--- flow/config.mk ---
export PLATFORM = sky130hd
export DESIGN_NAME = EX
export DESIGN_NICKNAME = EX
export VERILOG_FILES = /design/flow/design.v
export SDC_FILE = /design/flow/constraint.sdc
export NUM_CORES = 4
export LEC_CHECK = 0
export CAP_MARGIN = 40
export CELL_PAD_IN_SITES_GLOBAL_PLACEMENT = 1
export CORE_ASPECT_RATIO = 0.5
export CORE_MARGIN = 5
export CORE_UTILIZATION = 53
export CTS_CLUSTER_DIAMETER = 292
export CTS_CLUSTER_SIZE = 52
export GPL_TIMING_DRIVEN = 1
export MAX_ROUTING_LAYER = met5
export PLACE_DENSITY = 0.47
export SETUP_SLACK_MARGIN = -0.52
export SLEW_MARGIN = 20
export TNS_END_PERCENT = 5
--- flow/constraint.sdc ---
create_clock -name core_clock -period 6.44 [get_ports {clk}]
set_input_delay 1.2880 -clock core_clock [delete_from_list [all_inputs] [get_ports {clk}]]
set_output_delay 1.2880 -clock core_clock [all_outputs]
set_load 0.01 [all_outputs]
--- flow/design.v ---
module EX (
    input clk,
    input rst_n,
    input en,
    input stage_ID_EX__EX_regwrite,
    input stage_ID_EX__EX_memtoreg,
    input stage_ID_EX__EX_memread,
    input stage_ID_EX__EX_memwrite,
    input stage_ID_EX__EX_alusrc,
    input [1:0] stage_ID_EX__EX_aluop,
    input stage_ID_EX__EX_regdst,
    input stage_ID_EX__EX_sys_en,
    input [31:0]stage_ID_EX__EX_rs_data,
    input [31:0]stage_ID_EX__EX_rt_data,
    input [4:0]stage_ID_EX__EX_rs_id,
    input [4:0]stage_ID_EX__EX_rt_id,
    input [4:0]stage_ID_EX__EX_rd_id,
    input [31:0]stage_ID_EX__EX_sign_ext,
    input [2:0]stage_ID_EX__EX_funct3,
    input sys__EX_done,
    output reg stage_EX_MEM__MEM_regwrite,
    output reg stage_EX_MEM__MEM_memtoreg,
    output reg stage_EX_MEM__MEM_memread,
    output reg stage_EX_MEM__MEM_memwrite,
    output reg [31:0] stage_EX_MEM__MEM_alures,
    output reg [31:0] stage_EX_MEM__MEM_store_data,
    output reg [4:0]  stage_EX_MEM__MEM_rd_id,
    output EX__HDUbr_regwrite,
    output EX__HDU_memread,
    output [4:0] EX__HDU_HDUbr_rd_id,
    output reg  EX_stall_for_sys,
    input  FU__EX_rs_wb,
    input  FU__EX_rs_mem,
    input  FU__EX_rt_wb,
    input  FU__EX_rt_mem,
    input [31:0]  WB__EX_for_help,
    input [31:0]  MEM__EX_for_help
);
localparam S0 = 0;  
localparam S1 = 1;  
wire [31:0] FMP1_out_rs;
wire [31:0] FMP1_out_rt;
wire [31:0] FMP2_out_rs;
wire [31:0] FMP2_out_rt;
wire [31:0] alu_in_rs;
wire [31:0] alu_in_rt;
reg  [31:0] alu_res;
assign FMP1_out_rs = (FU__EX_rs_wb)?WB__EX_for_help:stage_ID_EX__EX_rs_data;
assign FMP1_out_rt = (FU__EX_rt_wb)?WB__EX_for_help:stage_ID_EX__EX_rt_data;
assign FMP2_out_rs = (FU__EX_rs_mem)?MEM__EX_for_help:FMP1_out_rs;
assign FMP2_out_rt = (FU__EX_rt_mem)?MEM__EX_for_help:FMP1_out_rt;
assign alu_in_rs = FMP2_out_rs;
assign alu_in_rt = (stage_ID_EX__EX_alusrc)?stage_ID_EX__EX_sign_ext:FMP2_out_rt;
always@* begin
    case ({stage_ID_EX__EX_aluop,stage_ID_EX__EX_funct3})
        5'b00000: alu_res = alu_in_rs+alu_in_rt;
        5'b01000: alu_res = alu_in_rs+alu_in_rt;
        5'b10000: alu_res = alu_in_rs-alu_in_rt;
        5'b01001: alu_res = alu_in_rs<<alu_in_rt[4:0];
        5'b01101: alu_res = alu_in_rs>>alu_in_rt[4:0];
        5'b10101: alu_res = $signed(alu_in_rs)>>>alu_in_rt[4:0];
        5'b01100: alu_res = alu_in_rs^alu_in_rt;
        5'b01110: alu_res = alu_in_rs|alu_in_rt;
        5'b01111: alu_res = alu_in_rs&alu_in_rt;
        default: alu_res = 32'b0;   
    endcase
end
reg curr_state , next_state;
always@(posedge clk) begin
    if (!rst_n) begin
        curr_state <= 0;
    end
    else begin
        curr_state <= next_state;
    end
end
always@* begin
    next_state = curr_state;
    EX_stall_for_sys = 0;
    case(curr_state) 
        S0: begin
                if (stage_ID_EX__EX_sys_en) begin
                    next_state = S1;
                    EX_stall_for_sys = 1;
                end
        end
        S1: begin
                if(!sys__EX_done)
                    EX_stall_for_sys = 1;
                else begin
                    EX_stall_for_sys = 0;
                    next_state = S0;
                end
        end
    endcase
end
always@(posedge clk) begin
    if(!rst_n) begin
        stage_EX_MEM__MEM_regwrite <= 0;
        stage_EX_MEM__MEM_memtoreg <= 0;
        stage_EX_MEM__MEM_memread <= 0;
        stage_EX_MEM__MEM_memwrite <= 0;
        stage_EX_MEM__MEM_alures <= 0;
        stage_EX_MEM__MEM_store_data <= 0;
        stage_EX_MEM__MEM_rd_id <= 0;
    end
    else begin
        if(en) begin
            stage_EX_MEM__MEM_regwrite <= EX_stall_for_sys?0:stage_ID_EX__EX_regwrite;
            stage_EX_MEM__MEM_memtoreg <= EX_stall_for_sys?0:stage_ID_EX__EX_memtoreg;
            stage_EX_MEM__MEM_memread  <= EX_stall_for_sys?0:stage_ID_EX__EX_memread;
            stage_EX_MEM__MEM_memwrite <= EX_stall_for_sys?0:stage_ID_EX__EX_memwrite;
            stage_EX_MEM__MEM_alures   <= alu_res;
            stage_EX_MEM__MEM_store_data <= FMP2_out_rt;
            stage_EX_MEM__MEM_rd_id      <= stage_ID_EX__EX_regdst?stage_ID_EX__EX_rd_id:stage_ID_EX__EX_rt_id; 
        end
    end
end
assign EX__HDU_HDUbr_rd_id = stage_ID_EX__EX_regdst?stage_ID_EX__EX_rd_id:stage_ID_EX__EX_rt_id;
assign EX__HDU_memread = stage_ID_EX__EX_memread;
assign EX__HDUbr_regwrite = stage_ID_EX__EX_regwrite;
endmodule
--- flow/run.sh ---
#!/bin/bash
# the make line also repeats each setting of config.mk as NAME=value (left out here)
make -C /OpenROAD-flow-scripts/flow DESIGN_CONFIG=/design/flow/config.mk WORK_HOME=/design/flow/orfs CLKGATE_MAP_FILE= finish
==> results of run 1 <==
## stage by stage
stage | util | power [W] | cells | hold slack (ns) | setup WS, ns
floorplan | - | 0.00149 | 1813 | 0.479 | 0.478
global placement | 0.668 | 0.00203 | 2366 | 0.468 | 0.316
detailed placement | 0.668 | 0.00206 | 2369 | 0.472 | 0.300
CTS | 0.681 | 0.00264 | 2385 | 0.484 | 0.669
global route | 0.684 | 0.00283 | 2396 | 0.523 | 0.243
finish | 0.684 | 0.00273 | 2398 | 0.484 | 0.559
## layout make-up
type / count / area [um^2] / area share
multi-input cells: 1508 / 10700 / 0.643
repair buffers: 350 / 3310 / 0.199
flip-flops and latches: 74 / 1480 / 0.0892
well taps: 336 / 420 / 0.0253
inverters: 104 / 390 / 0.0235
clock buffers: 9 / 225 / 0.0136
clock inverters: 7 / 83.8 / 0.00505
diodes: 10 / 25.0 / 0.00151
## metal layers
layer | part of all wire | up-vias | GRT usage | wire length [um]
li1 | - | 7072 | - | -
met1 | 0.39 | 7614 | 0.581 | 25400
met2 | 0.39 | 1380 | 0.619 | 25900
met3 | 0.17 | 276 | 0.213 | 11500
met4 | 0.043 | 16 | 0.153 | 2860
met5 | 0.0027 | - | 0 | 180
==> results.tsv, run 1 <==
metric	value	unit
synthesis.instances	1813	
top_cells_by_count	204 x sky130_fd_sc_hd__mux2i_1, 190 x sky130_fd_sc_hd__nand2_1, 142 x sky130_fd_sc_hd__nor2_1	
post_synth_instance_area	13200	um^2
netSwitchingFraction	0.475	
worst_hold_startpoint	stage_EX_MEM__MEM_memread	
postSynth.asyncResetShare	0	
pwr-share-comb	0.609	
synth_compound_gate_area_share	0.286	
r2r-end	stage_EX_MEM__MEM_alures[19]	
crit_buf_inv	2	
fillCellCount	2101	
vias_in_the_first_global_route	14800	
cp-start-kind	input pin	
power_density	165	nW/um^2
setup_viol_count_final	0	
critical_path_cell_count	21	
top_area_cell	sky130_fd_sc_hd__mux2i_1	
worst_setup_path_startpoint	stage_ID_EX__EX_funct3[1]	
h_tree_lvls	3	
vias	16400	
cp_cell_sequence	clkdlybuf4s50_1, or2_2, or3_1, o311a_1, nor3_2, o311a_1, o21a_2, nand2_2, a21oi_1, xnor2_1, ha_1, and4_1, nand4_1, nor2_1, nand4_1, o21ai_0, o221ai_1, buf_4, nor2b_1, mux2i_1, or3_1	
grt_max_degree	68	
clock_path_buffers	2	
totalWireLength	65700	um
fin_setup_tns	0	ns
synthTopCellsByArea	sky130_fd_sc_hd__mux2i_1 15%, sky130_fd_sc_hd__dfxtp_1 11%, sky130_fd_sc_hd__ha_1 9.2%, sky130_fd_sc_hd__nand2_1 5.4%, sky130_fd_sc_hd__o21ai_0 5.2%	
cts-buffers-inserted	9	
grt_util_all_layers	0.439	
warning_count	67	
worst_hold_path.endpoint	stage_EX_MEM__MEM_memread	
headroom_to_the_max_slew_limit	0.414	
ant_nets	0	
critical_path.top_delay_family	simple AND/OR/NAND/NOR gates	
fp_util	0.544	
xor_area_frac	0.0377	
synth_chip_area	13200	um^2
core-area	24300	um^2
power.leakage	6.92	nW
cts_root_buffer	sky130_fd_sc_hd__clkbuf_16	
power_sequential	0.000489	W
final.min_clock_period	5.88	ns
boundaryPins	276	
synthesis.yosys.warnings	1	
grt_antenna_before_repair	16	
post_synth_and_or_nand_nor_area_fraction	0.186	
ys.flop_type	sky130_fd_sc_hd__dfxtp_1	
synth-seq-area-share	0.112	
drt_pass1_iterations	14	
layout_worst_path_cycle_share	0.913	
cts_num_sinks	74	
drt_drc_violations_left	0	
vdd.ir_drop.worst	0.107	mV
initialDrtViolationCount	2761	
synthDominantCellAreaShare	0.155	
combinational_cell_power_consumption	0.00167	W
netlist_logic_family_top	AND-OR/OR-AND gates	
maxCapViolCount	0	
hpwl	50900	um
skew	0.000790	ns
fin_nets	2340	
worstSkewPairLatency	0.38	ns
placement.cell_area	16200	um^2
register_bit_total_from_synthesis	74	
report.final.hold_viol_count	0	
row_cnt	40	
height_of_the_die	122	um
synth_dominant_cell_count	sky130_fd_sc_hd__mux2i_1	
power_leader	combinational logic	
cp_slowest_stage_delay	0.54	ns
worstPathArrival	6.15	ns
end_kind	flop	
gp_congestion	1.22	
synth_stat.cells	1813	
timing_worst_slew_pin_value	0.875	ns
holdBufCountCts	0	
outcome	finished clean	
post_synth_fa_ha_maj_area_fraction	0.0934	
grt_first_pass_wirelength	94800	um
setup.worst_path.class	input pin to flop	
p_r_area_growth_vs_syn	25.6	%
io_buffer_count	270	
cts_resized	0	
final-max-slew-violation-count	0	
timing.hold.worst.class	flop to flop	
pwr.group.clock	0.000579	W
grt_setup_unrepaired	no	
fp.dieArea	28400	um^2
crit_slowest_cell	sky130_fd_sc_hd__or3_1	
clock_network_power_share	0.212	
timing.critical_path.required	6.71	ns
cts_setup_buffers	0	
post_drt_wl_per_cell	27.4	um
worstPathMaxFanout	7	
internal-power	0.00143	W
detail_route.vias_per_cell	6.82	
floorplan.nets	2106	
die_x	233	um
hold_depth	2	
critical_path.endpoint	stage_EX_MEM__MEM_alures[29]	
enable_flop_cells	0	
ys_sh_mux	0.203	
overflow	0	
final_area	16600	um^2
power.net_switching	0.00130	W
r2r-start	stage_EX_MEM__MEM_alures[19]	
synth_area_per_cell	7.29	um^2
path_clk_slew	0.07	ns
p_seq_frac	0.179	
tritoncts	built	
r2r_depth	5	
timing.fmax	0.170	GHz
setup.reg_to_reg.worst_slack	4.40	ns
synth_cell_type_count	86	
==> inputs of run 2 (changes only) <==
CAP_MARGIN = 20   (was 40)
CELL_PAD_IN_SITES_GLOBAL_PLACEMENT = default   (was 1)
CORE_ASPECT_RATIO = default   (was 0.5)
CORE_MARGIN = 2   (was 5)
CORE_UTILIZATION = 56   (was 53)
CTS_CLUSTER_DIAMETER = default   (was 292)
CTS_CLUSTER_SIZE = default   (was 52)
GPL_TIMING_DRIVEN = default   (was 1)
MAX_ROUTING_LAYER = default   (was met5)
PLACE_DENSITY = default   (was 0.47)
SETUP_SLACK_MARGIN = -0.41   (was -0.52)
clock period = 4.21 ns   (was 6.44 ns; I/O delays follow)
==> results.tsv, run 2 <==
metric	value	unit
cts_num_sinks	74	
fp.dieArea	24800	um^2
boundaryPins	276	
post_synth_instance_area	13200	um^2
hpwl	58500	um
synthesis.yosys.warnings	1	
postSynth.asyncResetShare	0	
cts_root_buffer	sky130_fd_sc_hd__clkbuf_16	
synthTopCellsByArea	sky130_fd_sc_hd__mux2i_1 15%, sky130_fd_sc_hd__dfxtp_1 11%, sky130_fd_sc_hd__ha_1 9.2%, sky130_fd_sc_hd__nand2_1 5.4%, sky130_fd_sc_hd__o21ai_0 5.2%	
cts-buffers-inserted	9	
fp_util	0.566	
gp_congestion	1.22	
ys_sh_mux	0.203	
enable_flop_cells	0	
synth_compound_gate_area_share	0.286	
overflow	38	
error	[ERROR GRT-0232] Routing congestion too high. Check the congestion heatmap in the GUI.	
synth_chip_area	13200	um^2
netlist_logic_family_top	AND-OR/OR-AND gates	
grt_util_all_layers	0.762	
die_x	158	um
flow.stopped_at	5_1_grt	
cts_setup_buffers	0	
ys.flop_type	sky130_fd_sc_hd__dfxtp_1	
post_synth_and_or_nand_nor_area_fraction	0.186	
top_cells_by_count	204 x sky130_fd_sc_hd__mux2i_1, 190 x sky130_fd_sc_hd__nand2_1, 142 x sky130_fd_sc_hd__nor2_1	
h_tree_lvls	3	
synth-seq-area-share	0.112	
io_buffer_count	270	
outcome	did not finish	
height_of_the_die	158	um
holdBufCountCts	0	
placed_cells	2719	
synth_cell_type_count	86	
synth_stat.cells	1813	
clock_path_buffers	2	
register_bit_total_from_synthesis	74	
synthDominantCellAreaShare	0.155	
synth_dominant_cell_count	sky130_fd_sc_hd__mux2i_1	
synth_area_per_cell	7.29	um^2
top_area_cell	sky130_fd_sc_hd__mux2i_1	
core-area	23300	um^2
post_synth_fa_ha_maj_area_fraction	0.0934	
synthesis.instances	1813	
floorplan.nets	2106	
row_cnt	56	
xor_area_frac	0.0377	
run 2: layer usage:
metal	GRT usage	GRT overflow
met1	0.766	2
met2	0.902	18
met3	0.645	2
met4	0.721	16
met5	0.383	0
run 2: timing repair:
action / CTS
gates resized: 11
pin swaps: 7
setup endpoints to repair: 12
run 2: per-stage QoR:
step / setup WS (ns) / utilization / area, um^2
3_3_place_gp: -0.869 / 0.817 / 19100
4_1_cts: -0.487 / 0.834 / 19500
3_5_place_dp: -0.995 / 0.817 / 19100
2_1_floorplan: -0.993 / - / 13300
==> inputs of run 3 (changes only) <==
CAP_MARGIN = 35   (was 20)
CELL_PAD_IN_SITES_GLOBAL_PLACEMENT = 1   (was default)
CORE_MARGIN = 3   (was 2)
CORE_UTILIZATION = 53   (was 56)
CTS_CLUSTER_DIAMETER = 30   (was default)
GPL_TIMING_DRIVEN = 1   (was default)
MAX_ROUTING_LAYER = met5   (was default)
PLACE_DENSITY = 0.48   (was default)
SETUP_SLACK_MARGIN = default   (was -0.41)
TNS_END_PERCENT = 80   (was 5)
clock period = 2.84 ns   (was 4.21 ns; I/O delays follow)
==> results.tsv, run 3 <==
metric	value	unit
cts_num_sinks	74	
io_buffer_count	270	
top_area_cell	sky130_fd_sc_hd__mux2i_1	
core-area	24400	um^2
synth_area_per_cell	7.29	um^2
cts-buffers-inserted	9	
synth-seq-area-share	0.112	
post_synth_instance_area	13200	um^2
ys.flop_type	sky130_fd_sc_hd__dfxtp_1	
clock_path_buffers	2	
h_tree_lvls	3	
ys_sh_mux	0.203	
outcome	did not finish	
fp_util	0.542	
synth_stat.cells	1813	
boundaryPins	276	
overflow	192	
dp_slack	-2.15	ns
grt_util_all_layers	0.816	
error	[ERROR GRT-0232] Routing congestion too high. Check the congestion heatmap in the GUI.	
synth_cell_type_count	86	
die_x	164	um
enable_flop_cells	0	
synth_chip_area	13200	um^2
synthDominantCellAreaShare	0.155	
synthTopCellsByArea	sky130_fd_sc_hd__mux2i_1 15%, sky130_fd_sc_hd__dfxtp_1 11%, sky130_fd_sc_hd__ha_1 9.2%, sky130_fd_sc_hd__nand2_1 5.4%, sky130_fd_sc_hd__o21ai_0 5.2%	
floorplan.nets	2106	
top_cells_by_count	204 x sky130_fd_sc_hd__mux2i_1, 190 x sky130_fd_sc_hd__nand2_1, 142 x sky130_fd_sc_hd__nor2_1	
flow.stopped_at	5_1_grt	
row_cnt	57	
gp_congestion	1.23	
height_of_the_die	164	um
post_synth_and_or_nand_nor_area_fraction	0.186	
post_synth_fa_ha_maj_area_fraction	0.0934	
synth_dominant_cell_count	sky130_fd_sc_hd__mux2i_1	
register_bit_total_from_synthesis	74	
placed_cells	2829	
synthesis.instances	1813	
cts_root_buffer	sky130_fd_sc_hd__clkbuf_16	
xor_area_frac	0.0377	
synthesis.yosys.warnings	1	
netlist_logic_family_top	AND-OR/OR-AND gates	
fp.dieArea	26900	um^2
synth_compound_gate_area_share	0.286	
hpwl	57100	um
postSynth.asyncResetShare	0	
run 3: timing repair:
| action | 4_1_cts |
|---|---|
| setup buffers | 46 |
| resized | 218 |
| endpoints found under the setup margin | 32 |
| hold buffers | 0 |
| pin swaps | 105 |
| gates cloned | 5 |
run 3: per-stage QoR:
step	power [W]	hold slack (ns)	instance area (um^2)	util
3_3_place_gp	0.00559	0.446	19900	0.817
4_1_cts	0.00749	0.474	21500	0.880
3_5_place_dp	0.00571	0.457	19900	0.817
2_1_floorplan	0.00343	0.479	13300	-
run 3: layer usage:
layer  GRT usage  GRT overflow
met4       0.801            79
met1       0.817             9
met2       0.959            92
met3       0.685             7
met5       0.436             5
==> inputs of run 4 (changes only) <==
CAP_MARGIN = 30   (was 35)
CELL_PAD_IN_SITES_GLOBAL_PLACEMENT = default   (was 1)
CORE_MARGIN = 2   (was 3)
CORE_UTILIZATION = 38   (was 53)
CTS_CLUSTER_DIAMETER = default   (was 30)
CTS_CLUSTER_SIZE = 79   (was default)
HOLD_SLACK_MARGIN = 0.16   (was default)
PLACE_DENSITY = default   (was 0.48)
PLACE_DENSITY_LB_ADDON = 0.03   (was default)
SETUP_SLACK_MARGIN = -0.09   (was default)
TNS_END_PERCENT = 75   (was 80)
clock period = 4.73 ns   (was 2.84 ns; I/O delays follow)
==> results.tsv, run 4 <==
metric	value	unit
grt_setup_unrepaired	yes	
worstSkewPairLatency	0.38	ns
cts_root_buffer	sky130_fd_sc_hd__clkbuf_16	
fp_util	0.384	
timing.critical_path.required	5.00	ns
postSynth.asyncResetShare	0	
critical_path_cell_count	18	
vias_in_the_first_global_route	16000	
fin_setup_tns	-0.0985	ns
register_bit_total_from_synthesis	74	
core-area	34400	um^2
gp_congestion	1.04	
overflow	0	
worst_hold_startpoint	stage_EX_MEM__MEM_store_data[3]	
cts-buffers-inserted	9	
synth_cell_type_count	86	
final.setup.worst_slack	-0.0472	ns
detail_route.vias_per_cell	6.03	
synthesis.instances	1813	
clock_path_buffers	2	
r2r-start	stage_EX_MEM__MEM_alures[19]	
power_leader	combinational logic	
worst_hold_path.endpoint	stage_EX_MEM__MEM_store_data[3]	
p_seq_frac	0.156	
timing.hold.worst.class	flop to flop	
end_kind	flop	
synthDominantCellAreaShare	0.155	
synth_dominant_cell_count	sky130_fd_sc_hd__mux2i_1	
cts_num_sinks	74	
boundaryPins	276	
vdd.ir_drop.worst	0.181	mV
critical_path.endpoint	stage_EX_MEM__MEM_alures[11]	
cp_slowest_stage_delay	0.51	ns
post_synth_instance_area	13200	um^2
synth-seq-area-share	0.112	
synth_chip_area	13200	um^2
pwr.group.clock	0.000724	W
vias	17000	
combinational_cell_power_consumption	0.00286	W
p_r_area_growth_vs_syn	48.5	%
grt_first_pass_wirelength	107000	um
grt_antenna_before_repair	4	
floorplan.nets	2106	
pwr-share-comb	0.673	
report.final.hold_viol_count	0	
final.min_clock_period	4.78	ns
setup_viol_count_final	5	
drt_pass1_iterations	6	
timing.fmax	0.209	GHz
ys_sh_mux	0.203	
netSwitchingFraction	0.467	
synth_area_per_cell	7.29	um^2
top_area_cell	sky130_fd_sc_hd__mux2i_1	
final_core_util	0.571	
drt_drc_violations_left	0	
skew	0.000775	ns
hold_depth	2	
synthTopCellsByArea	sky130_fd_sc_hd__mux2i_1 15%, sky130_fd_sc_hd__dfxtp_1 11%, sky130_fd_sc_hd__ha_1 9.2%, sky130_fd_sc_hd__nand2_1 5.4%, sky130_fd_sc_hd__o21ai_0 5.2%	
io_buffer_count	270	
internal-power	0.00227	W
timing_worst_slew_pin_value	0.995	ns
tritoncts	built	
critical_path.top_delay_family	AND-OR/OR-AND gates	
so.violations	negative setup slack	
post_synth_fa_ha_maj_area_fraction	0.0934	
ant_nets	0	
r2r-end	stage_EX_MEM__MEM_alures[19]	
crit_slowest_cell	sky130_fd_sc_hd__clkdlybuf4s50_1	
final-max-slew-violation-count	0	
enable_flop_cells	0	
ys.flop_type	sky130_fd_sc_hd__dfxtp_1	
warning_count	67	
top_cells_by_count	204 x sky130_fd_sc_hd__mux2i_1, 190 x sky130_fd_sc_hd__nand2_1, 142 x sky130_fd_sc_hd__nor2_1	
power_sequential	0.000664	W
fin_nets	2654	
synthesis.yosys.warnings	1	
placed_cells	2784	
die_x	190	um
grt_util_all_layers	0.409	
synth_compound_gate_area_share	0.286	
post_synth_and_or_nand_nor_area_fraction	0.186	
path_clk_slew	0.07	ns
headroom_to_the_max_slew_limit	0.336	
hold_slack	0.479	ns
hpwl	61700	um
r2r_depth	6	
h_tree_lvls	3	
post_drt_wl_per_cell	27.3	um
power.net_switching	0.00198	W
worst_setup_path_startpoint	stage_ID_EX__EX_sign_ext[2]	
maxCapViolCount	0	
dp_slack	-0.895	ns
grt_max_degree	67	
power_density	217	nW/um^2
synth_stat.cells	1813	
clock_network_power_share	0.170	
height_of_the_die	190	um
cp_cell_sequence	clkdlybuf4s50_1, nand2b_2, o221ai_4, buf_6, a41oi_4, buf_4, xnor2_1, ha_1, a21o_1, a31o_2, o21ai_1, buf_4, nor2_1, nor2_1, o21ai_0, xnor2_1, o22ai_1, a221o_1	
xor_area_frac	0.0377	
totalWireLength	77200	um
stdcell_count	2822	
initialDrtViolationCount	1931	
outcome	finished with violations	
crit_buf_inv	4	
setup.worst_path.class	input pin to flop	
netlist_logic_family_top	AND-OR/OR-AND gates	
cp-start-kind	input pin	
power.leakage	8.73	nW
layout_worst_path_cycle_share	1.01	
fillCellCount	3271	
row_cnt	68	
worstPathMaxFanout	3	
setup.reg_to_reg.worst_slack	2.93	ns
worstPathArrival	5.05	ns
fp.dieArea	36300	um^2
[run 4: layout make-up]
type / count / area (um^2) / share of cell area
diodes: 1 / 2.50 / 0.000128
clock buffers: 9 / 225 / 0.0115
clock inverters: 7 / 52.6 / 0.00268
inverters: 104 / 390 / 0.0199
multi-input cells: 1508 / 11100 / 0.567
flip-flops and latches: 74 / 1480 / 0.0755
well taps: 455 / 569 / 0.0290
repair buffers: 664 / 5780 / 0.295
[run 4: through the flow]
stage               area, um^2  total power, W
finish                   19600         0.00425
global route             19600         0.00442
CTS                      19100         0.00410
detailed placement       18700         0.00333
global placement         18700         0.00331
floorplan                13300         0.00204
[run 4: routing by layer]
| layer | up-vias | part of all wire | global-route usage |
|---|---|---|---|
| met1 | 8029 | 0.40 | 0.519 |
| li1 | 7685 | - | - |
| met5 | - | 0.0019 | 0.0247 |
| met4 | 8 | 0.055 | 0.202 |
| met2 | 1081 | 0.42 | 0.629 |
| met3 | 200 | 0.12 | 0.117 |
[run 4: what timing repair did]
action,4_1_cts,5_1_grt
setup endpoints to repair,18,18
buffers inserted,7,14
gates cloned,0,2
gates resized,32,84
pin swaps,21,36
hold buffers,0,0
==> inputs of run 5 (changes only) <==
CAP_MARGIN = 20   (was 30)
CORE_UTILIZATION = 71   (was 38)
CTS_CLUSTER_SIZE = default   (was 79)
GPL_TIMING_DRIVEN = default   (was 1)
HOLD_SLACK_MARGIN = default   (was 0.16)
MAX_ROUTING_LAYER = met4   (was met5)
PLACE_DENSITY_LB_ADDON = default   (was 0.03)
SETUP_SLACK_MARGIN = 0.1   (was -0.09)
TNS_END_PERCENT = default   (was 75)
clock period = 2.03 ns   (was 4.73 ns; I/O delays follow)
==> results.tsv, run 5 <==
metric	value	unit
synth_stat.cells	1813	
outcome	did not finish	
post_synth_and_or_nand_nor_area_fraction	0.186	
netlist_logic_family_top	AND-OR/OR-AND gates	
floorplan.nets	2106	
gp_congestion	1.37	
ys.flop_type	sky130_fd_sc_hd__dfxtp_1	
post_synth_fa_ha_maj_area_fraction	0.0934	
register_bit_total_from_synthesis	74	
top_cells_by_count	204 x sky130_fd_sc_hd__mux2i_1, 190 x sky130_fd_sc_hd__nand2_1, 142 x sky130_fd_sc_hd__nor2_1	
postSynth.asyncResetShare	0	
synth_compound_gate_area_share	0.286	
post_synth_instance_area	13200	um^2
core-area	18100	um^2
synth_cell_type_count	86	
synth_chip_area	13200	um^2
ys_sh_mux	0.203	
flow.stopped_at	3_5_place_dp	
top_area_cell	sky130_fd_sc_hd__mux2i_1	
synth_area_per_cell	7.29	um^2
boundaryPins	276	
synthesis.yosys.warnings	1	
enable_flop_cells	0	
io_buffer_count	270	
fp_util	0.731	
synthesis.instances	1813	
xor_area_frac	0.0377	
synth-seq-area-share	0.112	
synthDominantCellAreaShare	0.155	
synth_dominant_cell_count	sky130_fd_sc_hd__mux2i_1	
height_of_the_die	140	um
row_cnt	49	
error	[ERROR DPL-0038] Utilization greater than 100%, impossible to legalize	
synthTopCellsByArea	sky130_fd_sc_hd__mux2i_1 15%, sky130_fd_sc_hd__dfxtp_1 11%, sky130_fd_sc_hd__ha_1 9.2%, sky130_fd_sc_hd__nand2_1 5.4%, sky130_fd_sc_hd__o21ai_0 5.2%	
die_x	140	um
fp.dieArea	19700	um^2
==> run 5: through the flow <==
step / total power, W / cells / cell area [um^2] / setup TNS [ns]
global placement: 0.00744 / 2676 / 19300 / -71.43
floorplan: 0.00481 / 1813 / 13300 / -62.69
==> inputs of run 6 (changes only) <==
ABC_AREA = 0   (was default)
CAP_MARGIN = 0   (was 20)
CORE_UTILIZATION = 60   (was 71)
CTS_CLUSTER_DIAMETER = 294   (was default)
GPL_ROUTABILITY_DRIVEN = 1   (was default)
GPL_TIMING_DRIVEN = 0   (was default)
PLACE_DENSITY = 0.5   (was default)
SETUP_SLACK_MARGIN = default   (was 0.1)
TNS_END_PERCENT = 20   (was default)
clock period = 4.67 ns   (was 2.03 ns; I/O delays follow)
==> results.tsv, run 6 <==
metric	value	unit
outcome	did not finish	
flow.stopped_at	5_2_route	
error	[ERROR DRT-0255] Maze Route cannot find path of net stage_ID_EX__EX_rs_data[22] in worker of routeBox ( 144900 96600 ) ( 152410 144900 ).	
top_cells_by_count	204 x sky130_fd_sc_hd__mux2i_1, 190 x sky130_fd_sc_hd__nand2_1, 142 x sky130_fd_sc_hd__nor2_1	
fp.dieArea	23200	um^2
h_tree_lvls	3	
synth_stat.cells	1813	
io_buffer_count	266	
post_synth_fa_ha_maj_area_fraction	0.0934	
synthDominantCellAreaShare	0.155	
worst-ep-kind	register input	
enable_flop_cells	0	
post_synth_instance_area	13200	um^2
postGrtWorstEndpoint	stage_EX_MEM__MEM_alures[31]$_SDFFE_PN0P_/D	
holdBufCountCts	0	
hpwl	53500	um
xor_area_frac	0.0377	
synth_compound_gate_area_share	0.286	
gp_congestion	1.43	
synthTopCellsByArea	sky130_fd_sc_hd__mux2i_1 15%, sky130_fd_sc_hd__dfxtp_1 11%, sky130_fd_sc_hd__ha_1 9.2%, sky130_fd_sc_hd__nand2_1 5.4%, sky130_fd_sc_hd__o21ai_0 5.2%	
floorplan.nets	2106	
ys_sh_mux	0.203	
synthesis.yosys.warnings	1	
cts_root_buffer	sky130_fd_sc_hd__clkbuf_16	
register_bit_total_from_synthesis	74	
synth_area_per_cell	7.29	um^2
ys.flop_type	sky130_fd_sc_hd__dfxtp_1	
core-area	21700	um^2
synth_cell_type_count	86	
boundaryPins	276	
postSynth.asyncResetShare	0	
grt_antenna_before_repair	11	
row_cnt	54	
post_synth_and_or_nand_nor_area_fraction	0.186	
top_area_cell	sky130_fd_sc_hd__mux2i_1	
vias_in_the_first_global_route	16700	
cts_num_sinks	74	
grt_first_pass_wirelength	104000	um
fp_util	0.609	
die_x	152	um
height_of_the_die	152	um
clock_path_buffers	2	
synth-seq-area-share	0.112	
synth_chip_area	13200	um^2
synth_dominant_cell_count	sky130_fd_sc_hd__mux2i_1	
grt_max_degree	20	
synthesis.instances	1813	
cts-buffers-inserted	9	
overflow	0	
netlist_logic_family_top	AND-OR/OR-AND gates	
grt_util_all_layers	0.605	
## run 6: layer usage
metal	global-route usage
met3	0.347
met4	0.498
met1	0.645
met2	0.802
met5	-
## run 6: stage by stage
stage	setup WS, ns	area (um^2)	instances	setup TNS, ns
global placement	-1.79	16300	2359	-41.06
global route	-0.494	17900	2459	-5.20
floorplan	-0.622	13300	1813	-4.35
CTS	-0.189	17300	2412	-0.813
detailed placement	-1.87	16300	2359	-42.58
## run 6: what timing repair did
item | CTS | global route
buffers inserted | 42 | 40
gates cloned | 2 | 0
setup endpoints to repair | 30 | 24
pin swaps | 42 | 45
resized | 124 | 77
==> inputs of run 7 (changes only) <==
ABC_AREA = default   (was 0)
CAP_MARGIN = 20   (was 0)
CTS_CLUSTER_DIAMETER = 315   (was 294)
CTS_CLUSTER_SIZE = 95   (was default)
GPL_ROUTABILITY_DRIVEN = default   (was 1)
GPL_TIMING_DRIVEN = default   (was 0)
MAX_ROUTING_LAYER = default   (was met4)
PLACE_DENSITY = 0.37   (was 0.5)
SETUP_SLACK_MARGIN = 1.84   (was default)
TNS_END_PERCENT = 10   (was 20)
clock period = 6.81 ns   (was 4.67 ns; I/O delays follow)
==> results.tsv, run 7 <==
metric	value	unit
synthesis.yosys.warnings	1	
ys_sh_mux	0.203	
post_synth_and_or_nand_nor_area_fraction	0.186	
synth_stat.cells	1813	
synthTopCellsByArea	sky130_fd_sc_hd__mux2i_1 15%, sky130_fd_sc_hd__dfxtp_1 11%, sky130_fd_sc_hd__ha_1 9.2%, sky130_fd_sc_hd__nand2_1 5.4%, sky130_fd_sc_hd__o21ai_0 5.2%	
fp.dieArea	23200	um^2
top_cells_by_count	204 x sky130_fd_sc_hd__mux2i_1, 190 x sky130_fd_sc_hd__nand2_1, 142 x sky130_fd_sc_hd__nor2_1	
enable_flop_cells	0	
cts_root_buffer	sky130_fd_sc_hd__clkbuf_16	
cts-buffers-inserted	9	
synth-seq-area-share	0.112	
io_buffer_count	270	
flow.stopped_at	5_1_grt	
cts_num_sinks	74	
xor_area_frac	0.0377	
post_synth_instance_area	13200	um^2
floorplan.nets	2106	
gp_congestion	1.18	
die_x	152	um
boundaryPins	276	
row_cnt	54	
h_tree_lvls	3	
post_synth_fa_ha_maj_area_fraction	0.0934	
register_bit_total_from_synthesis	74	
ys.flop_type	sky130_fd_sc_hd__dfxtp_1	
core-area	21700	um^2
height_of_the_die	152	um
synth_compound_gate_area_share	0.286	
dp_slack	0.583	ns
postSynth.asyncResetShare	0	
fp_util	0.609	
hpwl	49100	um
synth_dominant_cell_count	sky130_fd_sc_hd__mux2i_1	
synth_chip_area	13200	um^2
synthesis.instances	1813	
synth_cell_type_count	86	
outcome	did not finish	
placement.cell_area	16100	um^2
synth_area_per_cell	7.29	um^2
synthDominantCellAreaShare	0.155	
clock_path_buffers	2	
top_area_cell	sky130_fd_sc_hd__mux2i_1	
netlist_logic_family_top	AND-OR/OR-AND gates	
[run 7: timing repair]
item	4_1_cts
setup endpoints to repair	25
cloned	1
hold buffers	0
gates resized	132
pin swaps	37
setup buffers	42
[run 7: per-stage QoR]
| step | cells | power (W) | hold WS, ns | utilization |
|---|---|---|---|---|
| floorplan | 1813 | 0.00142 | 0.479 | - |
| detailed placement | 2293 | 0.00193 | 0.473 | 0.740 |
| CTS | 2352 | 0.00258 | 0.485 | 0.788 |
| global placement | 2293 | 0.00189 | 0.465 | 0.740 |
==> inputs of run 8 (changes only) <==
ABC_AREA = 1   (was default)
CAP_MARGIN = 0   (was 20)
SETUP_SLACK_MARGIN = default   (was 1.84)
TNS_END_PERCENT = 5   (was 10)
clock period = 3.45 ns   (was 6.81 ns; I/O delays follow)
==> results.tsv, run 8 <==
metric	value	unit
outcome	did not finish	
flow.stopped_at	5_1_grt	
error	[ERROR GRT-0116] Global routing finished with congestion. Check the congestion regions in the DRC Viewer.	
synth_compound_gate_area_share	0.168	
synth_cell_type_count	56	
postSynth.asyncResetShare	0	
xor_area_frac	0.0220	
cts-buffers-inserted	9	
boundaryPins	276	
fp_util	0.607	
synthesis.yosys.warnings	1	
placed_cells	3209	
floorplan.nets	2679	
h_tree_lvls	3	
core-area	21600	um^2
cts_num_sinks	74	
synthesis.instances	2386	
top_cells_by_count	859 x sky130_fd_sc_hd__nand2_1, 364 x sky130_fd_sc_hd__nand3_1, 175 x sky130_fd_sc_hd__inv_1	
post_synth_instance_area	13100	um^2
ys.flop_type	sky130_fd_sc_hd__dfxtp_1	
synth_area_per_cell	5.50	um^2
netlist_logic_family_top	simple AND/OR/NAND/NOR gates	
grt_util_all_layers	0.854	
row_cnt	54	
post_synth_fa_ha_maj_area_fraction	0.0940	
io_buffer_count	270	
height_of_the_die	152	um
die_x	152	um
post_synth_and_or_nand_nor_area_fraction	0.488	
enable_flop_cells	0	
register_bit_total_from_synthesis	74	
synthTopCellsByArea	sky130_fd_sc_hd__nand2_1 25%, sky130_fd_sc_hd__nand3_1 14%, sky130_fd_sc_hd__dfxtp_1 11%, sky130_fd_sc_hd__ha_1 9.2%, sky130_fd_sc_hd__a21oi_1 5.5%	
hpwl	50400	um
ys_sh_mux	0.00429	
synth_dominant_cell_count	sky130_fd_sc_hd__nand2_1	
gp_congestion	1.26	
synthDominantCellAreaShare	0.246	
clock_path_buffers	2	
synth_stat.cells	2386	
top_area_cell	sky130_fd_sc_hd__nand2_1	
synth_chip_area	13100	um^2
cts_root_buffer	sky130_fd_sc_hd__clkbuf_16	
synth-seq-area-share	0.113	
fp.dieArea	23100	um^2
overflow	347	
run 8: timing repair:
item | CTS
pin swaps | 146
endpoints found under the setup margin | 30
hold buffers | 0
cloned | 3
resized | 299
buffers inserted | 83
run 8: metrics by stage:
stage | setup WS, ns | hold slack, ns | power (W) | TNS [ns] | area [um^2]
floorplan | -0.359 | 0.490 | 0.00274 | -5.29 | 13200
detailed placement | -1.40 | 0.458 | 0.00430 | -36.28 | 18600
global placement | -1.30 | 0.454 | 0.00420 | -31.84 | 18600
CTS | -0.295 | 0.467 | 0.00553 | -4.97 | 20200
run 8: per-layer routing:
layer  overflow  track usage
met5          3        0.404
met4        117        0.906
met3         10        0.704
met2        213         1.02
met1          4        0.827
==> inputs of run 9 (changes only) <==
ABC_AREA = default   (was 1)
CAP_MARGIN = 20   (was 0)
CORE_UTILIZATION = 56   (was 60)
CTS_CLUSTER_DIAMETER = default   (was 315)
CTS_CLUSTER_SIZE = default   (was 95)
PLACE_DENSITY = default   (was 0.37)
SETUP_SLACK_MARGIN = 1.8   (was default)
clock period = 6.1 ns   (was 3.45 ns; I/O delays follow)
==> results.tsv, run 9 <==
metric	value	unit
timing_worst_slew_pin_value	1.28	ns
setup_viol_count_final	0	
final_core_util	0.751	
cp-start-kind	input pin	
synth_dominant_cell_count	sky130_fd_sc_hd__mux2i_1	
dp_slack	0.179	ns
netSwitchingFraction	0.477	
vias	17900	
outcome	finished clean	
floorplan.nets	2106	
r2r-end	stage_EX_MEM__MEM_alures[19]	
report.final.hold_viol_count	0	
highest_layer	met5	
grt_first_pass_wirelength	112000	um
totalWireLength	76800	um
report.power.total	0.00316	W
vdd.ir_drop.worst	0.148	mV
synth_chip_area	13200	um^2
timing.fmax	0.189	GHz
pwr.group.clock	0.000699	W
hold_depth	2	
end_kind	flop	
path_clk_slew	0.07	ns
skew	0.00419	ns
netlist_logic_family_top	AND-OR/OR-AND gates	
power_leader	combinational logic	
final.min_clock_period	5.29	ns
critical_path.top_delay_family	AND-OR/OR-AND gates	
r2r-start	stage_EX_MEM__MEM_alures[19]	
ys_sh_mux	0.203	
cts_root_buffer	sky130_fd_sc_hd__clkbuf_16	
worst_setup_path_startpoint	stage_ID_EX__EX_sign_ext[0]	
cts_num_sinks	74	
fp_util	0.566	
grt_max_degree	67	
r2r_depth	5	
headroom_to_the_max_slew_limit	0.140	
worst_hold_path.endpoint	stage_EX_MEM__MEM_memwrite	
height_of_the_die	158	um
warning_count	71	
route.met2.wl	29000	um
row_cnt	56	
boundaryPins	276	
enable_flop_cells	0	
ant_nets	0	
critical_path.endpoint	stage_EX_MEM__MEM_alures[21]	
h_tree_lvls	3	
clock_path_buffers	2	
worstPathArrival	5.56	ns
hold_slack	0.483	ns
hpwl	52100	um
synth_stat.cells	1813	
final.setup.worst_slack	0.808	ns
worstSkewPairLatency	0.37	ns
overflow	0	
post_synth_instance_area	13200	um^2
worst_hold_startpoint	stage_EX_MEM__MEM_memwrite	
power.leakage	7.41	nW
layout_worst_path_cycle_share	0.868	
postSynth.asyncResetShare	0	
grt_util_all_layers	0.616	
critical_path_cell_count	13	
tritoncts	built	
synthDominantCellAreaShare	0.155	
p_r_area_growth_vs_syn	32.5	%
cp_cell_sequence	clkdlybuf4s50_1, nand2b_1, o221ai_4, buf_4, inv_2, buf_4, mux2i_1, mux2i_1, o21ai_0, nand2_1, a21oi_1, nor3_1, a31oi_1	
synth_area_per_cell	7.29	um^2
crit_buf_inv	4	
fin_setup_tns	0	ns
detailroute.wirelength.met3	12900	um
initialDrtViolationCount	3319	
synthesis.yosys.warnings	1	
timing.hold.worst.class	flop to flop	
top_area_cell	sky130_fd_sc_hd__mux2i_1	
synthesis.instances	1813	
grt_setup_unrepaired	yes	
maxCapViolCount	0	
combinational_cell_power_consumption	0.00195	W
synthTopCellsByArea	sky130_fd_sc_hd__mux2i_1 15%, sky130_fd_sc_hd__dfxtp_1 11%, sky130_fd_sc_hd__ha_1 9.2%, sky130_fd_sc_hd__nand2_1 5.4%, sky130_fd_sc_hd__o21ai_0 5.2%	
holdBufCountCts	0	
synth_compound_gate_area_share	0.286	
cts-buffers-inserted	9	
drt_pass1_iterations	13	
setup.reg_to_reg.worst_slack	4.04	ns
power_sequential	0.000517	W
die_x	158	um
final-max-slew-violation-count	0	
cp_slowest_stage_delay	0.81	ns
fp.dieArea	24800	um^2
post_drt_wl_per_cell	31.5	um
core-area	23300	um^2
pwr-share-comb	0.616	
vias_in_the_first_global_route	17200	
crit_slowest_cell	sky130_fd_sc_hd__mux2i_1	
register_bit_total_from_synthesis	74	
post_synth_fa_ha_maj_area_fraction	0.0934	
synth-seq-area-share	0.112	
power_density	181	nW/um^2
ys.flop_type	sky130_fd_sc_hd__dfxtp_1	
post_synth_and_or_nand_nor_area_fraction	0.186	
io_buffer_count	270	
top_cells_by_count	204 x sky130_fd_sc_hd__mux2i_1, 190 x sky130_fd_sc_hd__nand2_1, 142 x sky130_fd_sc_hd__nor2_1	
fin_nets	2397	
xor_area_frac	0.0377	
power.net_switching	0.00151	W
timing.critical_path.required	6.37	ns
worstPathMaxFanout	45	
setup.worst_path.class	input pin to flop	
internal-power	0.00165	W
synth_cell_type_count	86	
p_seq_frac	0.163	
detail_route.vias_per_cell	7.33	
grt_antenna_before_repair	11	
gp_congestion	1.14	
met1_wirelength	25400	um
drt_drc_violations_left	0	
clock_network_power_share	0.221	
==> run 9: repair_timing <==
action / CTS / global route
pin swaps: 49 / 18
resized: 147 / 21
buffers inserted: 39 / 5
setup endpoints to repair: 31 / 32
gates cloned: 2 / 0
==> run 9: per-layer routing <==
metal	GRT usage	vias up
met4	0.530	8
met2	0.839	1879
li1	-	7188
met3	0.394	707
met1	0.647	8091
met5	0.0973	-
==> run 9: area by class of cell <==
class,instances,area [um^2]
Sequential cell,74,1480
Antenna cell,11,27.5
Multi-Input combinational cell,1508,11100
Tap cell,319,399
Clock buffer,9,225
Clock inverter,6,115
Timing Repair Buffer,407,3790
Fill cell,1633,5820
Inverter,104,390
==> run 9: metrics by stage <==
| step | instance area [um^2] | instances |
|---|---|---|
| 6_report | 17500 | 2438 |
| 5_1_grt | 17500 | 2435 |
| 3_3_place_gp | 16300 | 2366 |
| 2_1_floorplan | 13300 | 1813 |
| 3_5_place_dp | 16300 | 2366 |
| 4_1_cts | 17400 | 2422 |
==> inputs of run 10 (changes only) <==
CORE_UTILIZATION = 60   (was 56)
CTS_CLUSTER_DIAMETER = 315   (was default)
CTS_CLUSTER_SIZE = 97   (was default)
PLACE_DENSITY = 0.37   (was default)
SETUP_SLACK_MARGIN = default   (was 1.8)
TNS_END_PERCENT = 15   (was 5)
clock period = 4.11 ns   (was 6.1 ns; I/O delays follow)
==> results.tsv, run 10 <==
metric	value	unit
synth_dominant_cell_count	sky130_fd_sc_hd__mux2i_1	
fp.dieArea	23200	um^2
synth_stat.cells	1813	
h_tree_lvls	3	
core-area	21700	um^2
clock_path_buffers	2	
cts_num_sinks	74	
xor_area_frac	0.0377	
cts-buffers-inserted	9	
synthTopCellsByArea	sky130_fd_sc_hd__mux2i_1 15%, sky130_fd_sc_hd__dfxtp_1 11%, sky130_fd_sc_hd__ha_1 9.2%, sky130_fd_sc_hd__nand2_1 5.4%, sky130_fd_sc_hd__o21ai_0 5.2%	
synthesis.yosys.warnings	1	
fp_util	0.609	
register_bit_total_from_synthesis	74	
synthesis.instances	1813	
synth-seq-area-share	0.112	
flow.stopped_at	5_1_grt	
postSynth.asyncResetShare	0	
outcome	did not finish	
row_cnt	54	
overflow	35	
cts_root_buffer	sky130_fd_sc_hd__clkbuf_16	
grt_util_all_layers	0.730	
post_synth_instance_area	13200	um^2
die_x	152	um
post_synth_and_or_nand_nor_area_fraction	0.186	
synthDominantCellAreaShare	0.155	
floorplan.nets	2106	
synth_area_per_cell	7.29	um^2
hpwl	55100	um
holdBufCountCts	0	
enable_flop_cells	0	
ys_sh_mux	0.203	
error	[ERROR GRT-0116] Global routing finished with congestion. Check the congestion regions in the DRC Viewer.	
boundaryPins	276	
synth_chip_area	13200	um^2
synth_cell_type_count	86	
io_buffer_count	270	
top_cells_by_count	204 x sky130_fd_sc_hd__mux2i_1, 190 x sky130_fd_sc_hd__nand2_1, 142 x sky130_fd_sc_hd__nor2_1	
height_of_the_die	152	um
netlist_logic_family_top	AND-OR/OR-AND gates	
gp_congestion	1.34	
ys.flop_type	sky130_fd_sc_hd__dfxtp_1	
synth_compound_gate_area_share	0.286	
post_synth_fa_ha_maj_area_fraction	0.0934	
top_area_cell	sky130_fd_sc_hd__mux2i_1	
placement.cell_area	18900	um^2
-- run 10: what timing repair did --
action,in CTS
endpoints found under the hold margin,0
endpoints found under the setup margin,26
setup buffers,24
pin swaps,59
gates resized,124
-- run 10: through the flow --
| step | cells | worst slack (ns) |
|---|---|---|
| 3_5_place_dp | 2665 | -1.18 |
| 3_3_place_gp | 2665 | -0.993 |
| 4_1_cts | 2704 | -0.323 |
| 2_1_floorplan | 1813 | -1.07 |
-- run 10: per-layer routing --
layer | track usage | overflow
met5 | 0.246 | 0
met3 | 0.539 | 0
met2 | 0.925 | 21
met4 | 0.726 | 13
met1 | 0.730 | 1
==> inputs of run 11 (changes only) <==
ABC_AREA = 1   (was default)
CORE_UTILIZATION = 72   (was 60)
CTS_CLUSTER_DIAMETER = 371   (was 315)
CTS_CLUSTER_SIZE = 100   (was 97)
PLACE_DENSITY = default   (was 0.37)
TNS_END_PERCENT = default   (was 15)
clock period = 3.74 ns   (was 4.11 ns; I/O delays follow)
==> results.tsv, run 11 <==
metric	value	unit
fp_util	0.733	
fp.dieArea	19300	um^2
xor_area_frac	0.0220	
synth_compound_gate_area_share	0.168	
die_x	139	um
post_synth_fa_ha_maj_area_fraction	0.0940	
synthTopCellsByArea	sky130_fd_sc_hd__nand2_1 25%, sky130_fd_sc_hd__nand3_1 14%, sky130_fd_sc_hd__dfxtp_1 11%, sky130_fd_sc_hd__ha_1 9.2%, sky130_fd_sc_hd__a21oi_1 5.5%	
synth-seq-area-share	0.113	
synth_cell_type_count	56	
height_of_the_die	139	um
synthesis.instances	2386	
ys.flop_type	sky130_fd_sc_hd__dfxtp_1	
postSynth.asyncResetShare	0	
top_area_cell	sky130_fd_sc_hd__nand2_1	
synth_chip_area	13100	um^2
floorplan.nets	2679	
core-area	17900	um^2
post_synth_and_or_nand_nor_area_fraction	0.488	
outcome	did not finish	
synthesis.yosys.warnings	1	
register_bit_total_from_synthesis	74	
ys_sh_mux	0.00429	
synth_area_per_cell	5.50	um^2
netlist_logic_family_top	simple AND/OR/NAND/NOR gates	
boundaryPins	276	
synthDominantCellAreaShare	0.246	
error	[ERROR GPL-0301] Utilization 102.261 % exceeds 100%.	
top_cells_by_count	859 x sky130_fd_sc_hd__nand2_1, 364 x sky130_fd_sc_hd__nand3_1, 175 x sky130_fd_sc_hd__inv_1	
flow.stopped_at	3_3_place_gp	
synth_stat.cells	2386	
post_synth_instance_area	13100	um^2
enable_flop_cells	0	
synth_dominant_cell_count	sky130_fd_sc_hd__nand2_1	
row_cnt	49	
==> inputs of run 12 (changes only) <==
CAP_MARGIN = 15   (was 20)
CELL_PAD_IN_SITES_DETAIL_PLACEMENT = 1   (was default)
CELL_PAD_IN_SITES_GLOBAL_PLACEMENT = 1   (was default)
CORE_MARGIN = 7   (was 2)
CORE_UTILIZATION = 24   (was 72)
CTS_CLUSTER_DIAMETER = 24   (was 371)
CTS_CLUSTER_SIZE = 98   (was 100)
GPL_TIMING_DRIVEN = 0   (was default)
MAX_ROUTING_LAYER = met4   (was default)
MIN_ROUTING_LAYER = met2   (was default)
SETUP_SLACK_MARGIN = 1.3   (was default)
SLEW_MARGIN = 0   (was 20)
TNS_END_PERCENT = 80   (was default)
clock period = 6.33 ns   (was 3.74 ns; I/O delays follow)
==> results.tsv, run 12 <==
metric	value	unit
outcome	finished clean	
r2r-end	stage_EX_MEM__MEM_memwrite	
overflow	0	
vias_in_the_first_global_route	28300	
postSynth.asyncResetShare	0	
critical_path.top_delay_family	AND-OR/OR-AND gates	
core-area	53900	um^2
row_cnt	85	
gp_congestion	1.06	
power_density	175	nW/um^2
post_synth_fa_ha_maj_area_fraction	0.0940	
power_sequential	0.000512	W
floorplan.nets	2679	
register_bit_total_from_synthesis	74	
netlist_logic_family_top	simple AND/OR/NAND/NOR gates	
synth_area_per_cell	5.50	um^2
synth_compound_gate_area_share	0.168	
worst_hold_startpoint	stage_EX_MEM__MEM_alures[0]	
crit_buf_inv	4	
xor_area_frac	0.0220	
die_x	248	um
r2r-start	curr_state	
grt_antenna_before_repair	0	
timing.fmax	0.199	GHz
synth_stat.cells	2386	
final-max-slew-violation-count	0	
timing.critical_path.required	6.64	ns
headroom_to_the_max_slew_limit	0.258	
p_r_area_growth_vs_syn	43.5	%
initialDrtViolationCount	5195	
worst_hold_path.endpoint	stage_EX_MEM__MEM_alures[0]	
report.power.total	0.00330	W
cp_slowest_stage_delay	0.47	ns
synth_chip_area	13100	um^2
critical_path_cell_count	23	
enable_flop_cells	0	
timing.hold.worst.class	flop to flop	
ys_sh_mux	0.00429	
cp-start-kind	input pin	
p_seq_frac	0.155	
cp_cell_sequence	clkdlybuf4s50_1, inv_1, o21ai_4, buf_4, nor2_4, nand2_1, nor2_1, nand2_2, nor2_1, inv_2, nor2_2, a21oi_1, xor2_1, ha_2, a21oi_2, o21ai_1, a21oi_1, nand3_1, a21oi_1, o21ai_2, nand3_1, nand2_1, a21oi_1	
path_clk_slew	0.07	ns
totalWireLength	105000	um
drt_pass1_iterations	10	
fin_setup_tns	0	ns
final.setup.worst_slack	1.31	ns
worstPathMaxFanout	7	
power.net_switching	0.00179	W
skew	0.000265	ns
ant_nets	0	
netSwitchingFraction	0.544	
internal-power	0.00150	W
maxCapViolCount	0	
pwr-share-comb	0.655	
stdcell_count	3437	
h_tree_lvls	3	
fillCellCount	6997	
height_of_the_die	248	um
combinational_cell_power_consumption	0.00216	W
cts_root_buffer	sky130_fd_sc_hd__clkbuf_16	
synth_cell_type_count	56	
fp_util	0.243	
grt_first_pass_wirelength	144000	um
ys.flop_type	sky130_fd_sc_hd__dfxtp_1	
worstSkewPairLatency	0.41	ns
worst_setup_path_startpoint	stage_ID_EX__EX_sign_ext[3]	
grt_setup_unrepaired	no	
boundaryPins	276	
post_drt_wl_per_cell	30.5	um
setup.worst_path.class	input pin to flop	
setup.reg_to_reg.worst_slack	4.99	ns
grt_util_all_layers	0.525	
warning_count	65	
synthesis.instances	2386	
setup_viol_count_final	0	
synth-seq-area-share	0.113	
timing.critical_path.mode_cell	sky130_fd_sc_hd__a21oi_1	
holdBufCountCts	0	
worstPathArrival	5.33	ns
vdd.ir_drop.worst	0.134	mV
synthesis.yosys.warnings	1	
vias	26200	
timing_worst_slew_pin_value	1.11	ns
end_kind	flop	
hpwl	82100	um
top_area_cell	sky130_fd_sc_hd__nand2_1	
r2r_depth	3	
critical_path.endpoint	stage_EX_MEM__MEM_alures[26]	
pwr.group.clock	0.000627	W
hold_depth	2	
placed_cells	3349	
io_buffer_count	266	
synthTopCellsByArea	sky130_fd_sc_hd__nand2_1 25%, sky130_fd_sc_hd__nand3_1 14%, sky130_fd_sc_hd__dfxtp_1 11%, sky130_fd_sc_hd__ha_1 9.2%, sky130_fd_sc_hd__a21oi_1 5.5%	
cts-buffers-inserted	9	
cts_num_sinks	74	
top_cells_by_count	859 x sky130_fd_sc_hd__nand2_1, 364 x sky130_fd_sc_hd__nand3_1, 175 x sky130_fd_sc_hd__inv_1	
report.final.hold_viol_count	0	
power.leakage	8.86	nW
clock_path_buffers	2	
post_synth_and_or_nand_nor_area_fraction	0.488	
post_synth_instance_area	13100	um^2
final.min_clock_period	5.02	ns
fin_nets	3015	
synth_dominant_cell_count	sky130_fd_sc_hd__nand2_1	
grt_max_degree	16	
clock_network_power_share	0.190	
power_leader	combinational logic	
layout_worst_path_cycle_share	0.793	
crit_slowest_cell	sky130_fd_sc_hd__o21ai_4	
synthDominantCellAreaShare	0.246	
detail_route.vias_per_cell	7.61	
dp_slack	-0.578	ns
tritoncts	built	
fp.dieArea	61400	um^2
drt_drc_violations_left	0	
[run 12: area by class of cell]
| class | instances | area [um^2] | share of cell area |
|---|---|---|---|
| multi-input combinational | 1990 | 11300 | 0.601 |
| timing repair buffer | 325 | 3170 | 0.168 |
| sequential | 74 | 1480 | 0.0787 |
| buffer | 124 | 871 | 0.0463 |
| tap | 696 | 871 | 0.0463 |
| inverter | 198 | 777 | 0.0413 |
| clock buffer | 9 | 225 | 0.0120 |
| clock inverter | 7 | 83.8 | 0.00445 |
| antenna | 14 | 35.0 | 0.00186 |
[run 12: per-layer routing]
metal,part of all wire,global-route usage
met5,0,-
met4,0.13,0.159
met2,0.46,0.591
met3,0.41,0.670
met1,0,-
[run 12: metrics by stage]
stage,util,hold WS [ns],area (um^2)
after floorplan,-,0.490,13100
after global placement,0.309,0.453,16700
after detailed placement,0.309,0.456,16700
after CTS,0.330,0.466,17800
after global routing,0.349,0.484,18800
final,0.349,0.466,18800
[run 12: what timing repair did]
item                                   CTS  global route
pin swaps                               40            66
endpoints found under the hold margin    0             0
setup endpoints to repair               30            23
resized                                194           204
setup buffers                           27            28
==> inputs of run 13 (changes only) <==
ABC_AREA = default   (was 1)
CAP_MARGIN = 0   (was 15)
CELL_PAD_IN_SITES_DETAIL_PLACEMENT = 0   (was 1)
CELL_PAD_IN_SITES_GLOBAL_PLACEMENT = default   (was 1)
CORE_MARGIN = 2   (was 7)
CORE_UTILIZATION = 45   (was 24)
CTS_CLUSTER_DIAMETER = default   (was 24)
CTS_CLUSTER_SIZE = default   (was 98)
GPL_TIMING_DRIVEN = default   (was 0)
MAX_ROUTING_LAYER = default   (was met4)
PLACE_DENSITY = 0.68   (was default)
SETUP_SLACK_MARGIN = default   (was 1.3)
SLEW_MARGIN = 20   (was 0)
TNS_END_PERCENT = 70   (was 80)
clock period = 3.76 ns   (was 6.33 ns; I/O delays follow)
==> results.tsv, run 13 <==
metric	value	unit
cts-buffers-inserted	9	
grt_util_all_layers	0.891	
synth_cell_type_count	86	
flow.stopped_at	5_1_grt	
ys.flop_type	sky130_fd_sc_hd__dfxtp_1	
netlist_logic_family_top	AND-OR/OR-AND gates	
synthTopCellsByArea	sky130_fd_sc_hd__mux2i_1 15%, sky130_fd_sc_hd__dfxtp_1 11%, sky130_fd_sc_hd__ha_1 9.2%, sky130_fd_sc_hd__nand2_1 5.4%, sky130_fd_sc_hd__o21ai_0 5.2%	
enable_flop_cells	0	
floorplan.nets	2106	
h_tree_lvls	3	
die_x	175	um
xor_area_frac	0.0377	
top_cells_by_count	204 x sky130_fd_sc_hd__mux2i_1, 190 x sky130_fd_sc_hd__nand2_1, 142 x sky130_fd_sc_hd__nor2_1	
synth_dominant_cell_count	sky130_fd_sc_hd__mux2i_1	
top_area_cell	sky130_fd_sc_hd__mux2i_1	
synth-seq-area-share	0.112	
core-area	28800	um^2
gp_congestion	1.30	
clock_path_buffers	2	
synth_stat.cells	1813	
postSynth.asyncResetShare	0	
synth_compound_gate_area_share	0.286	
error	[ERROR GRT-0116] Global routing finished with congestion. Check the congestion regions in the DRC Viewer.	
overflow	446	
synthesis.yosys.warnings	1	
register_bit_total_from_synthesis	74	
fp_util	0.459	
outcome	did not finish	
synth_area_per_cell	7.29	um^2
synth_chip_area	13200	um^2
cts_root_buffer	sky130_fd_sc_hd__clkbuf_16	
post_synth_and_or_nand_nor_area_fraction	0.186	
synthesis.instances	1813	
cts_num_sinks	74	
io_buffer_count	270	
row_cnt	62	
post_synth_fa_ha_maj_area_fraction	0.0934	
synthDominantCellAreaShare	0.155	
boundaryPins	276	
ys_sh_mux	0.203	
height_of_the_die	175	um
fp.dieArea	30800	um^2
post_synth_instance_area	13200	um^2
hpwl	62500	um
-- run 13: what timing repair did --
action / CTS
endpoints found under the setup margin: 32
hold buffers: 0
cloned: 3
resized: 167
pin swaps: 75
setup buffers: 34
-- run 13: metal layers --
layer / GRT usage / GRT overflow
met3: 0.982 / 309
met1: - / -
met2: 0.898 / 43
met5: 0.851 / 63
met4: 0.741 / 31
-- run 13: stage by stage --
stage          utilization  setup WS (ns)  std cells  hold slack, ns  cell area (um^2)
4_1_cts              0.735         -0.520       2938           0.467             21200
3_5_place_dp         0.693          -1.36       2888           0.454             20000
3_3_place_gp         0.693          -1.25       2888           0.450             20000
2_1_floorplan            -          -1.35       1813           0.479             13300
==> inputs of run 14 (changes only) <==
CAP_MARGIN = 20   (was 0)
CELL_PAD_IN_SITES_DETAIL_PLACEMENT = default   (was 0)
CORE_UTILIZATION = 40   (was 45)
MIN_ROUTING_LAYER = default   (was met2)
PLACE_DENSITY = default   (was 0.68)
TNS_END_PERCENT = default   (was 70)
clock period = 3.29 ns   (was 3.76 ns; I/O delays follow)
==> results.tsv, run 14 <==
metric	value	unit
outcome	finished with violations	
so.violations	negative setup slack	
headroom_to_the_max_slew_limit	0.475	
dp_slack	-1.81	ns
post_synth_instance_area	13200	um^2
top_area_cell	sky130_fd_sc_hd__mux2i_1	
p_r_area_growth_vs_syn	73.8	%
synth_stat.cells	1813	
setup.worst_path.class	input pin to flop	
top_cells_by_count	204 x sky130_fd_sc_hd__mux2i_1, 190 x sky130_fd_sc_hd__nand2_1, 142 x sky130_fd_sc_hd__nor2_1	
vias_in_the_first_global_route	17900	
critical_path_cell_count	23	
cts_root_buffer	sky130_fd_sc_hd__clkbuf_16	
power.net_switching	0.00338	W
grt_max_degree	49	
final.min_clock_period	4.53	ns
hold_slack	0.462	ns
synthDominantCellAreaShare	0.155	
fp.dieArea	34500	um^2
holdBufCountCts	0	
drt_pass1_iterations	6	
critical_path.top_delay_family	AND-OR/OR-AND gates	
flop_area	1480	um^2
overflow	0	
worst_hold_path.endpoint	stage_EX_MEM__MEM_alures[3]	
synthTopCellsByArea	sky130_fd_sc_hd__mux2i_1 15%, sky130_fd_sc_hd__dfxtp_1 11%, sky130_fd_sc_hd__ha_1 9.2%, sky130_fd_sc_hd__nand2_1 5.4%, sky130_fd_sc_hd__o21ai_0 5.2%	
ys_sh_mux	0.203	
timing.fmax	0.221	GHz
initialDrtViolationCount	2602	
crit_buf_inv	4	
post_synth_fa_ha_maj_area_fraction	0.0934	
postSynth.asyncResetShare	0	
post_drt_wl_per_cell	28.0	um
synth_compound_gate_area_share	0.286	
synth_area_per_cell	7.29	um^2
power_leader	combinational logic	
height_of_the_die	186	um
floorplan.nets	2106	
boundaryPins	276	
worstSkewPairLatency	0.39	ns
worstPathArrival	4.83	ns
synth_cell_type_count	86	
internal-power	0.00392	W
power_density	318	nW/um^2
worst_setup_path_startpoint	FU__EX_rt_wb	
detail_route.vias_per_cell	6.23	
worstPathMaxFanout	8	
synth_dominant_cell_count	sky130_fd_sc_hd__mux2i_1	
netSwitchingFraction	0.463	
cp_cell_sequence	buf_12, buf_6, mux2_4, o211ai_1, buf_4, a41oi_4, nor3_2, o311a_1, o21a_4, nand2_4, a21oi_2, xnor2_1, ha_1, and4_4, nand4_1, nor2_1, buf_4, nand4_1, o211ai_1, a21oi_1, o31a_1, xnor2_1, a21o_1	
drt_drc_violations_left	0	
power.leakage	10.4	nW
gp_congestion	1.09	
placement.cell_area	20500	um^2
setup.reg_to_reg.worst_slack	1.67	ns
register_bit_total_from_synthesis	74	
synth-seq-area-share	0.112	
warning_count	68	
final.setup.worst_slack	-1.24	ns
maxCapViolCount	0	
crit_slowest_cell	sky130_fd_sc_hd__ha_1	
timing_worst_slew_pin_value	0.788	ns
report.final.hold_viol_count	0	
r2r-start	stage_EX_MEM__MEM_alures[1]	
skew	0.000614	ns
grt_setup_unrepaired	yes	
tritoncts	built	
timing.hold.worst.class	flop to flop	
grt_antenna_before_repair	7	
layout_worst_path_cycle_share	1.38	
vias	19200	
cp-start-kind	input pin	
fp_util	0.406	
ys.flop_type	sky130_fd_sc_hd__dfxtp_1	
r2r_depth	7	
path_clk_slew	0.07	ns
critical_path.endpoint	stage_EX_MEM__MEM_alures[31]	
io_buffer_count	270	
final-max-slew-violation-count	0	
end_kind	flop	
cts-buffers-inserted	9	
timing.critical_path.required	3.59	ns
cts_num_sinks	74	
synthesis.yosys.warnings	1	
pwr-share-comb	0.727	
fin_nets	2925	
cp_slowest_stage_delay	0.31	ns
totalWireLength	86400	um
grt_util_all_layers	0.468	
pwr.group.clock	0.00103	W
clock_path_buffers	2	
worst_hold_startpoint	stage_EX_MEM__MEM_alures[3]	
hold_depth	2	
ant_nets	0	
core-area	32500	um^2
fillCellCount	2595	
synthesis.instances	1813	
power_sequential	0.000957	W
combGateArea	12100	um^2
p_seq_frac	0.131	
report.power.total	0.00729	W
grt_first_pass_wirelength	117000	um
vdd.ir_drop.worst	0.295	mV
row_cnt	66	
clock_network_power_share	0.141	
enable_flop_cells	0	
setup_viol_count_final	29	
hpwl	65600	um
xor_area_frac	0.0377	
final_area	23000	um^2
die_x	186	um
combinational_cell_power_consumption	0.00531	W
r2r-end	stage_EX_MEM__MEM_alures[1]	
synth_chip_area	13200	um^2
netlist_logic_family_top	AND-OR/OR-AND gates	
post_synth_and_or_nand_nor_area_fraction	0.186	
h_tree_lvls	3	
[run 14: layout make-up]
class                      instances  share of cell area
antenna                            4            0.000436
clock buffer                       9             0.00981
clock inverter                     6             0.00185
inverter                         104              0.0173
multi-input combinational       1508               0.525
sequential                        74              0.0645
tap                              442              0.0241
timing repair buffer             935               0.357
[run 14: timing repair]
action,4_1_cts,5_1_grt
endpoints found under the hold margin,0,0
resized,164,211
pin swaps,65,134
gates cloned,2,1
setup endpoints to repair,32,32
buffers inserted,28,47
[run 14: per-stage QoR]
| step | instances | TNS, ns | util |
|---|---|---|---|
| 4_1_cts | 3041 | -20.44 | 0.665 |
| 3_3_place_gp | 2996 | -44.63 | 0.629 |
| 2_1_floorplan | 1813 | -31.08 | - |
| 6_report | 3082 | -26.19 | 0.706 |
| 5_1_grt | 3080 | -29.27 | 0.706 |
| 3_5_place_dp | 2996 | -46.07 | 0.629 |
[run 14: per-layer routing]
metal  GRT usage  wire length (um)
met2       0.702             35500
met3       0.123             11200
met4       0.310              7160
met5           0                26
met1       0.586             32500
Power and IR drop assume default switching activity.
